Setup of wip/sierra:
Design LASER, start of the top module:
module LASER (
    input CLK,
    input RST,
    input [3:0] X,
    input [3:0] Y,
    output reg [3:0] C1X,
    output reg [3:0] C1Y,
    output reg [3:0] C2X,
    output reg [3:0] C2Y,
    output reg DONE
);
==> flow/config.mk <==
export PLATFORM = sky130hd
export DESIGN_NAME = LASER
export DESIGN_NICKNAME = LASER
export VERILOG_FILES = /design/flow/design.v
export SDC_FILE = /design/flow/constraint.sdc
export NUM_CORES = 4
export LEC_CHECK = 0
export CAP_MARGIN = 20
export CORE_MARGIN = 2
export CORE_UTILIZATION = 72
export CTS_CLUSTER_DIAMETER = 277
export GPL_TIMING_DRIVEN = 1
export MIN_ROUTING_LAYER = met1
export PLACE_DENSITY = 0.64
export SLEW_MARGIN = 20
==> flow/constraint.sdc <==
create_clock -name core_clock -period 5.98 [get_ports {CLK}]
set_input_delay 1.1960 -clock core_clock [delete_from_list [all_inputs] [get_ports {CLK}]]
set_output_delay 1.1960 -clock core_clock [all_outputs]
set_load 0.01 [all_outputs]
run.sh (not shown) runs the stock make flow with config.mk's settings and CLKGATE_MAP_FILE=.
wip/sierra finished all stages; however, its layout fails the closing checks, the failures being negative setup slack.
Edits applied to the flow inputs when going from wip/sierra to wip/delta:
--- a/flow/config.mk
+++ b/flow/config.mk
@@ -7,2 +7,3 @@
 export LEC_CHECK = 0
+export ABC_AREA = 1
 export CAP_MARGIN = 20
@@ -10,6 +11,5 @@
 export CORE_UTILIZATION = 72
-export CTS_CLUSTER_DIAMETER = 277
-export GPL_TIMING_DRIVEN = 1
-export MIN_ROUTING_LAYER = met1
+export CTS_CLUSTER_SIZE = 72
 export PLACE_DENSITY = 0.64
+export SETUP_SLACK_MARGIN = -0.27
 export SLEW_MARGIN = 20
==> flow/constraint.sdc <==
create_clock -name core_clock -period 5.13 [get_ports {CLK}]
set_input_delay 1.0260 -clock core_clock [delete_from_list [all_inputs] [get_ports {CLK}]]
set_output_delay 1.0260 -clock core_clock [all_outputs]
set_load 0.01 [all_outputs]
## What came out
Of wip/sierra and wip/delta, none finishes clean. Status wip/delta: flow complete, layout not clean - negative setup slack. wip/sierra: complete, dirty (negative setup slack). Delta (wip/delta minus wip/sierra): final period demand of the worst path saw a decrease; part of the power in the clock network saw a decrease; total power went up about 14%; core area increased 4.8%; aggregate routed wire length went up. Combinational group share of total power: wip/sierra vs wip/delta — no meaningful difference.
What wip/cedar does differently from wip/delta at the input level:
--- a/flow/config.mk
+++ b/flow/config.mk
@@ -7,9 +7,5 @@
 export LEC_CHECK = 0
-export ABC_AREA = 1
 export CAP_MARGIN = 20
 export CORE_MARGIN = 2
-export CORE_UTILIZATION = 72
-export CTS_CLUSTER_SIZE = 72
-export PLACE_DENSITY = 0.64
-export SETUP_SLACK_MARGIN = -0.27
+export CORE_UTILIZATION = 40
 export SLEW_MARGIN = 20
==> flow/constraint.sdc <==
create_clock -name core_clock -period 6.47 [get_ports {CLK}]
set_input_delay 1.2940 -clock core_clock [delete_from_list [all_inputs] [get_ports {CLK}]]
set_output_delay 1.2940 -clock core_clock [all_outputs]
set_load 0.01 [all_outputs]
- wip/cedar did not stop at any stage, and its layout met the timing, DRC and antenna checks.
- On share of final layout cell area taken by non-clock buffers: wip/cedar sits below wip/delta.
- Die height (lower): wip/delta
- [wip/cedar vs wip/delta] final critical-path setup slack: higher in wip/cedar
- For the worst endpoint data arrival time, wip/cedar came in 0.20 ns higher than wip/delta did.
- Total cell area reported by yosys after synthesis (lower): wip/cedar
- Horizontal die dimension: wip/cedar > wip/delta
- For the core area, wip/cedar came in about 70% higher than wip/delta did.
- Row average vias per placed instance: wip/cedar lower / wip/delta higher
The inputs of wip/zinc differ from those of wip/cedar as listed below.
--- a/flow/config.mk
+++ b/flow/config.mk
@@ -7,5 +7,6 @@
 export LEC_CHECK = 0
+export ABC_AREA = 1
 export CAP_MARGIN = 20
 export CORE_MARGIN = 2
-export CORE_UTILIZATION = 40
+export CORE_UTILIZATION = 68
 export SLEW_MARGIN = 20
==> flow/constraint.sdc <==
create_clock -name core_clock -period 5.39 [get_ports {CLK}]
set_input_delay 1.0780 -clock core_clock [delete_from_list [all_inputs] [get_ports {CLK}]]
set_output_delay 1.0780 -clock core_clock [all_outputs]
set_load 0.01 [all_outputs]
## What came out
What the final checks of wip/zinc revealed, after a flow that finished every stage, was a layout that fails on negative setup slack.
| fraction of the cycle the final worst path needs | higher: wip/zinc |
Taking wip/cedar as the reference, in wip/zinc via count grew by 3649, count of clock buffers in the final design lower, detailed-route wire length went up, sequential power share +2.5 points.
Inputs modified between wip/zinc and wip/tundra:
--- a/flow/config.mk
+++ b/flow/config.mk
@@ -10,3 +10,6 @@
 export CORE_MARGIN = 2
-export CORE_UTILIZATION = 68
+export CORE_UTILIZATION = 72
+export CTS_CLUSTER_SIZE = 74
+export PLACE_DENSITY = 0.36
+export SETUP_SLACK_MARGIN = 1.31
 export SLEW_MARGIN = 20
==> flow/constraint.sdc <==
create_clock -name core_clock -period 5.11 [get_ports {CLK}]
set_input_delay 1.0220 -clock core_clock [delete_from_list [all_inputs] [get_ports {CLK}]]
set_output_delay 1.0220 -clock core_clock [all_outputs]
set_load 0.01 [all_outputs]
==> comparison <==
Of wip/tundra and wip/zinc, it is wip/tundra that has the higher tightest hold margin.
wip/tundra against wip/zinc: achievable frequency moved down; number of stages on the worst setup path moved up; area figure in the yosys stat output level; share of the core filled by cells before placement moved up; synthesized cell count level.
Number of vias in the routed layout (wip/tundra over wip/zinc): increase, 6.2%
In wip/tundra the implementation ran to completion but is not tape-out ready, as the final checks report negative setup slack.
Comparing wip/zinc and wip/tundra, placed cell count is lower on wip/tundra.
wip/zinc ended up with fa_2 as its cell at the slowest stage of the critical path; wip/tundra ended up with fa_1.
Changes in wip/juniper relative to wip/tundra:
--- a/flow/config.mk
+++ b/flow/config.mk
@@ -10,6 +10,4 @@
 export CORE_MARGIN = 2
-export CORE_UTILIZATION = 72
-export CTS_CLUSTER_SIZE = 74
-export PLACE_DENSITY = 0.36
-export SETUP_SLACK_MARGIN = 1.31
+export CORE_UTILIZATION = 68
+export CTS_CLUSTER_SIZE = 98
 export SLEW_MARGIN = 20
==> flow/constraint.sdc <==
create_clock -name core_clock -period 7.38 [get_ports {CLK}]
set_input_delay 1.4760 -clock core_clock [delete_from_list [all_inputs] [get_ports {CLK}]]
set_output_delay 1.4760 -clock core_clock [all_outputs]
set_load 0.01 [all_outputs]
In the metrics for wip/juniper and wip/tundra, the one carrying the lower overall die area is wip/tundra.
Going from wip/tundra to wip/juniper, cell area shrank by more than 10%.
Taking wip/tundra as 1.0, wip/juniper lands at 0.924 on cell total after placement.
wip/juniper ends up with lower combinational gate area than wip/tundra does.
Compared with wip/tundra, wip/juniper shows a lower routed length on met1.
Route | wip/juniper vs wip/tundra | wire shorter in wip/juniper
wip/juniper vs wip/tundra — starting density of the core dropped 3.1 points.
Number of cell rows (wip/juniper over wip/tundra): increase, 1
wip/juniper went all the way through the flow, and no timing, DRC or antenna check failed.
For worst hold slack, wip/tundra and wip/juniper come out practically identical.
Total clock buffers created by CTS of wip/juniper falls short of that of wip/tundra by a few percent.

* * *

Setup of the previous run:
LASER again, from the RTL that the note above started with.
clock: 3.59 ns
lec_check: 0
abc_area: 1
cap_margin: 20
core_aspect_ratio: 0.5
core_margin: 2
core_utilization: 72
cts_cluster_diameter: 397
cts_cluster_size: 100
place_density: 0.38
slew_margin: 20
For the previous run, the flow was terminated by a tool error in global routing and produced no final design.
For the current run, these inputs were changed with respect to the previous run:
Settings: CTS_CLUSTER_SIZE no longer set, was 100; PLACE_DENSITY no longer set, was 0.38; CTS_CLUSTER_DIAMETER no longer set, was 397; CORE_ASPECT_RATIO no longer set, was 0.5; the clock period (ns, I/O delays scaled along) now 6.96, was 3.59.
[summary]
The current run: placer congestion estimate about 5% below the previous run. Post-synthesis instance total: the previous run vs the current run identical. Any difference in number of clock sinks seen by CTS between the previous run and the current run is small enough to ignore. Of the previous run and the current run, only the previous run fails to reach the end of the flow. The previous run did not run to completion, as it errored out during global routing. Re chip height: the current run is 40% up on the previous run. Die area: the current run vs the previous run — no meaningful difference.

* * *

## build 55
Starting RTL as in the previous note.
Settings: LEC_CHECK=0, ABC_AREA=1, CAP_MARGIN=20, CORE_MARGIN=2, CORE_UTILIZATION=68, CTS_CLUSTER_SIZE=98, SLEW_MARGIN=20; clock period 7.49 ns.
The following lists how build 12 was set up differently from build 55:
- swapping 68 for 72 in CORE_UTILIZATION
- swapping 20 for 15 in CAP_MARGIN
- swapping 98 for 74 in CTS_CLUSTER_SIZE
- putting PLACE_DENSITY at 0.65 where nothing was set
- swapping 7.49 for 5.11 in the clock period (ns, I/O delays scaled along)
[summary]
- Build 12 ended up with a higher count of buffer and inverter cells on the critical path than build 55 did.
- Compared to build 55, build 12 has final count of negative-setup-slack endpoints 6 higher.
- Compared with build 55, build 12 shows a die area that is 5.4% lower.
- What the final checks of build 12 revealed, after a flow that finished every stage, was a layout that fails on setup timing.
- On setup slack, build 12 does worse than build 55.
- Relative to build 55, the fraction of met1 tracks used by global routing of build 12 is higher by 8.0 points.
Input changes introduced in build 52 (baseline for comparison: build 12):
- clearing CTS_CLUSTER_SIZE, which used to be 74
- swapping 15 for 20 in CAP_MARGIN
- clearing ABC_AREA, which used to be 1
- clearing PLACE_DENSITY, which used to be 0.65
- swapping 72 for 40 in CORE_UTILIZATION
- swapping 5.11 for 6.6 in the clock period (ns, I/O delays scaled along)
==> results <==
Build 12 leaves less setup margin than build 52.
Utilization in build 52 is 43 points below build 12.
Build 52 reached the final stage; the timing, DRC and antenna checks on its layout passed.
There was hardly any difference in combinational group share of total power between build 52 and build 12.
The run showing the smaller share of synthesized area occupied by flip-flops and latches is build 12.
Changes observed in build 52 relative to build 12: mean number of vias per cell lower, number of non-clock buffers -211.
Here is what was changed in the inputs of build 42 compared with build 52.
- putting MIN_ROUTING_LAYER at met1 where nothing was set
- putting CTS_CLUSTER_DIAMETER at 277 where nothing was set
- swapping 40 for 66 in CORE_UTILIZATION
- putting GPL_TIMING_DRIVEN at 1 where nothing was set
- swapping 6.6 for 5.11 in the clock period (ns, I/O delays scaled along)
Findings:
The flow for build 42 finished, though final verification flagged setup timing.
When build 42 is set beside build 52, its combined global-route utilization of all metal layers turns out to be 17 points larger.
Compared with build 52, in build 42 post-placement cell count shrank by 12; layout clock buffer count rose by 4.
Final standard cell area without fillers (build 42 over build 52): increase, 9.7%
As of build 42, chip footprint had fallen by more than a quarter compared to build 52.
Count of cell instances traversed by the critical path (build 42 vs. build 52) decreases by a little under 10%

* * *

Starting RTL as in the previous note.
export LEC_CHECK = 0
export ABC_AREA = 1
export CAP_MARGIN = 20
export CORE_MARGIN = 2
export CORE_UTILIZATION = 72
export CTS_CLUSTER_SIZE = 72
export HOLD_SLACK_MARGIN = 0.27
export PLACE_DENSITY = 0.64
export SETUP_SLACK_MARGIN = -0.27
export SLEW_MARGIN = 0
create_clock -name core_clock -period 5.13 [get_ports {CLK}]
The first run completed, yet does not pass: setup timing.
Change:
Settings changed: CORE_UTILIZATION 72 to 59, CTS_CLUSTER_SIZE 72 to unset, HOLD_SLACK_MARGIN 0.27 to unset, PLACE_DENSITY 0.64 to unset, SETUP_SLACK_MARGIN -0.27 to unset, SLEW_MARGIN 0 to 20.
Clock period 5.13 ns to 6.02 ns, I/O delays scaled along.
Effect:
- Now the flow completed without violations
- via count drops by 19%
- hold slack is worse by 6.6 ps
- core utilization falls by 21 points
- register-to-register slack improves by 1100 ps
- die size rose by 22%
Change:
Settings changed: CORE_UTILIZATION 59 to 72, CTS_CLUSTER_DIAMETER set to 247, PLACE_DENSITY set to 0.64.
Clock period 6.02 ns to 5.39 ns, I/O delays scaled along.
Effect:
- The changed run died in 4_1_cts, error DPL-0033
- area after synthesis does not change
- synthesized cell count is unchanged
- die size drops by 18%

* * *

The RTL this note starts from:
==> flow/design.v <==
module LASER (
    input CLK,
    input RST,
    input [3:0] X,
    input [3:0] Y,
    output reg [3:0] C1X,
    output reg [3:0] C1Y,
    output reg [3:0] C2X,
    output reg [3:0] C2Y,
    output reg DONE
);
    localparam S_IDLE           = 4'd0;
    localparam S_READ           = 4'd1;
    localparam S_INIT_C1        = 4'd2;
    localparam S_CALC_C1        = 4'd3;
    localparam S_UPDATE_C1      = 4'd4;
    localparam S_INIT_C2        = 4'd5;
    localparam S_CALC_C2        = 4'd6;
    localparam S_UPDATE_C2      = 4'd7;
    localparam S_CHECK_CONV     = 4'd8;
    localparam S_DONE           = 4'd9;
    localparam S_WAIT           = 4'd10;
    reg [3:0] state;
    reg [5:0] pixel_count;
    reg [3:0] X_MEM [0:39];
    reg [3:0] Y_MEM [0:39];
    reg [5:0] mark_data;        
    reg [3:0] index_X, index_Y; 
    reg [5:0] current_hit_count;
    reg [5:0] best_hit_count;
    reg [3:0] best_c1x, best_c1y;
    reg [3:0] best_c2x, best_c2y;
    reg [3:0] old_c1x, old_c1y, old_c2x, old_c2y;
    reg p0_scan, p1_scan, p2_scan, p3_scan;    
    reg p0_fix,  p1_fix,  p2_fix,  p3_fix;     
    reg hit0, hit1, hit2, hit3;                
    reg [3:0] fixed_cx, fixed_cy;
    always @(posedge CLK or posedge RST) begin
        if (RST) begin
            state <= S_IDLE;
            pixel_count <= 0;
            DONE <= 0;
            C1X <= 0; C1Y <= 0; C2X <= 0; C2Y <= 0;
            mark_data <= 0;
            index_X <= 0; index_Y <= 0;
            current_hit_count <= 0; best_hit_count <= 0;
            best_c1x <= 0; best_c1y <= 0; best_c2x <= 0; best_c2y <= 0;
        end
        else begin
            case(state)
                S_IDLE: begin
                    DONE <= 0;
                    state <= S_READ;
                    best_c1x <= 0; best_c1y <= 0; best_c2x <= 0; best_c2y <= 0;
                    X_MEM[pixel_count] <= X;
                    Y_MEM[pixel_count] <= Y;
                    pixel_count <= pixel_count + 1;
                end
                S_READ: begin
                    X_MEM[pixel_count] <= X;
                    Y_MEM[pixel_count] <= Y;
                    if (pixel_count >= 39) begin
                        pixel_count <= 0;
                        state <= S_INIT_C1; 
                    end
                    else begin
                        pixel_count <= pixel_count + 1;
                    end
                end
                S_INIT_C1: begin
                    index_X <= 0;
                    index_Y <= 0;
                    best_hit_count <= 0; 
                    old_c1x <= best_c1x; old_c1y <= best_c1y;
                    old_c2x <= best_c2x; old_c2y <= best_c2y;
                    state <= S_CALC_C1;
                    mark_data <= 0;
                    current_hit_count <= 0;
                end
                S_CALC_C1: begin
                    current_hit_count <= current_hit_count + hit0 + hit1 + hit2 + hit3;
                    if (mark_data == 36) begin
                        state <= S_UPDATE_C1;
                        mark_data <= 0;
                    end
                    else begin
                        mark_data <= mark_data + 4;
                    end
                end
                S_UPDATE_C1: begin
                    if (current_hit_count >= best_hit_count) begin
                        best_hit_count <= current_hit_count;
                        best_c1x <= index_X;
                        best_c1y <= index_Y;
                    end
                    current_hit_count <= 0;
                    if (index_X == 15 && index_Y == 15) begin
                        state <= S_INIT_C2;
                    end
                    else begin
                        if (index_X == 15) begin
                            index_X <= 0;
                            index_Y <= index_Y + 1;
                        end else begin
                            index_X <= index_X + 1;
                        end
                        state <= S_CALC_C1; 
                    end
                end
                S_INIT_C2: begin
                    index_X <= 0;
                    index_Y <= 0;
                    best_hit_count <= 0; 
                    state <= S_CALC_C2;
                    mark_data <= 0;
                    current_hit_count <= 0;
                end
                S_CALC_C2: begin
                    current_hit_count <= current_hit_count + hit0 + hit1 + hit2 + hit3;
                    if (mark_data == 36) begin
                        state <= S_UPDATE_C2;
                        mark_data <= 0;
                    end
                    else begin
                        mark_data <= mark_data + 4;
                    end
                end
                S_UPDATE_C2: begin
                    if (current_hit_count >= best_hit_count) begin
                        best_hit_count <= current_hit_count;
                        best_c2x <= index_X;
                        best_c2y <= index_Y;
                    end
                    current_hit_count <= 0;
                    if (index_X == 15 && index_Y == 15) begin
                        state <= S_CHECK_CONV; 
                    end
                    else begin
                        if (index_X == 15) begin
                            index_X <= 0;
                            index_Y <= index_Y + 1;
                        end else begin
                            index_X <= index_X + 1;
                        end
                        state <= S_CALC_C2;
                    end
                end
                S_CHECK_CONV: begin
                    if (old_c1x == best_c1x && old_c1y == best_c1y && 
                        old_c2x == best_c2x && old_c2y == best_c2y) begin
                        state <= S_DONE;
                    end
                    else begin
                        state <= S_INIT_C1;
                    end
                end
                S_DONE: begin
                    C1X <= best_c1x; C1Y <= best_c1y;
                    C2X <= best_c2x; C2Y <= best_c2y;
                    DONE <= 1;
                    state <= S_WAIT;
                end
                S_WAIT: begin
                    DONE <= 0;
                    state <= S_IDLE;
                end
                default: state <= S_IDLE;
            endcase
        end
    end
    function check_hit;
        input [3:0] tx, ty, cx, cy;
        reg [3:0] abs_dx, abs_dy;
        begin
            abs_dx = (tx >= cx) ? (tx - cx) : (cx - tx);
            abs_dy = (ty >= cy) ? (ty - cy) : (cy - ty);
            if ( (abs_dx + abs_dy <= 4) || (abs_dx == 2 && abs_dy == 3) || (abs_dx == 3 && abs_dy == 2) )
                check_hit = 1'b1;
            else
                check_hit = 1'b0;
        end
    endfunction
    always @(*) begin
        if (state == S_CALC_C1) begin
            fixed_cx = best_c2x;
            fixed_cy = best_c2y;
        end
        else begin 
            fixed_cx = best_c1x;
            fixed_cy = best_c1y;
        end
    end
    always @(*) begin
        p0_scan = check_hit(X_MEM[mark_data],   Y_MEM[mark_data],   index_X, index_Y);
        p1_scan = check_hit(X_MEM[mark_data+1], Y_MEM[mark_data+1], index_X, index_Y);
        p2_scan = check_hit(X_MEM[mark_data+2], Y_MEM[mark_data+2], index_X, index_Y);
        p3_scan = check_hit(X_MEM[mark_data+3], Y_MEM[mark_data+3], index_X, index_Y);
        p0_fix = check_hit(X_MEM[mark_data],   Y_MEM[mark_data],   fixed_cx, fixed_cy);
        p1_fix = check_hit(X_MEM[mark_data+1], Y_MEM[mark_data+1], fixed_cx, fixed_cy);
        p2_fix = check_hit(X_MEM[mark_data+2], Y_MEM[mark_data+2], fixed_cx, fixed_cy);
        p3_fix = check_hit(X_MEM[mark_data+3], Y_MEM[mark_data+3], fixed_cx, fixed_cy);
        hit0 = p0_scan || p0_fix;
        hit1 = p1_scan || p1_fix;
        hit2 = p2_scan || p2_fix;
        hit3 = p3_scan || p3_fix;
    end
endmodule
Settings: LEC_CHECK=0, CAP_MARGIN=20, CORE_MARGIN=2, CORE_UTILIZATION=18, CTS_CLUSTER_DIAMETER=341, MAX_ROUTING_LAYER=met5, PLACE_DENSITY_LB_ADDON=0.24, SETUP_SLACK_MARGIN=2.3, SLEW_MARGIN=10; clock period 9.63 ns.
Next try:
--- a/flow/config.mk
+++ b/flow/config.mk
@@ -10,6 +10,5 @@
-export CORE_UTILIZATION = 18
-export CTS_CLUSTER_DIAMETER = 341
-export MAX_ROUTING_LAYER = met5
-export PLACE_DENSITY_LB_ADDON = 0.24
-export SETUP_SLACK_MARGIN = 2.3
-export SLEW_MARGIN = 10
+export CORE_UTILIZATION = 72
+export CTS_CLUSTER_DIAMETER = 277
+export GPL_TIMING_DRIVEN = 1
+export MIN_ROUTING_LAYER = met1
+export SLEW_MARGIN = 20
==> flow/constraint.sdc (replaced) <==
create_clock -name core_clock -period 4.69 [get_ports {CLK}]
set_input_delay 0.9380 -clock core_clock [delete_from_list [all_inputs] [get_ports {CLK}]]
set_output_delay 0.9380 -clock core_clock [all_outputs]
set_load 0.01 [all_outputs]
Outcome: This time the run aborted during global routing; synthesized cell count does not change; area after synthesis stays the same; die size went down by well over a third.
Next try:
--- a/flow/config.mk
+++ b/flow/config.mk
@@ -8,0 +9 @@
+export CORE_ASPECT_RATIO = 1.78
@@ -10,4 +11,4 @@
-export CORE_UTILIZATION = 72
-export CTS_CLUSTER_DIAMETER = 277
-export GPL_TIMING_DRIVEN = 1
-export MIN_ROUTING_LAYER = met1
+export CORE_UTILIZATION = 40
+export MAX_ROUTING_LAYER = met4
+export PLACE_DENSITY_LB_ADDON = 0.09
+export SETUP_SLACK_MARGIN = 0.85
After rerunning: The changed run ran to the end with violations: negative setup slack. Die size grows by well over a third. Area after synthesis stays the same. Synthesized cell count is unchanged.
Next try:
--- a/flow/config.mk
+++ b/flow/config.mk
@@ -7,0 +8 @@
+export ABC_AREA = 1
@@ -9 +9,0 @@
-export CORE_ASPECT_RATIO = 1.78
@@ -11,4 +11,2 @@
-export CORE_UTILIZATION = 40
-export MAX_ROUTING_LAYER = met4
-export PLACE_DENSITY_LB_ADDON = 0.09
-export SETUP_SLACK_MARGIN = 0.85
+export CORE_UTILIZATION = 71
+export SETUP_SLACK_MARGIN = 1.33
==> flow/constraint.sdc (replaced) <==
create_clock -name core_clock -period 5.67 [get_ports {CLK}]
set_input_delay 1.1340 -clock core_clock [delete_from_list [all_inputs] [get_ports {CLK}]]
set_output_delay 1.1340 -clock core_clock [all_outputs]
set_load 0.01 [all_outputs]
The changed run finished but failed the layout checks on negative setup slack.
Non-clock buffer count decreases by 261.
Setup slack is better by 1200 ps.
Power decreases by 12%.
Count of clock-buffer cells in the layout decreases by 3.
Sequential share of layout area increases by 1.9 points.
Routed wire length increases by 3.7%.
Die size decreases by 41%.
Maximum frequency increases by 3.0%.
Cell area decreases by 4.2%.
Critical path depth increases by 2.
Cell count decreases by 0.61%.
Power and IR drop assume default switching activity.
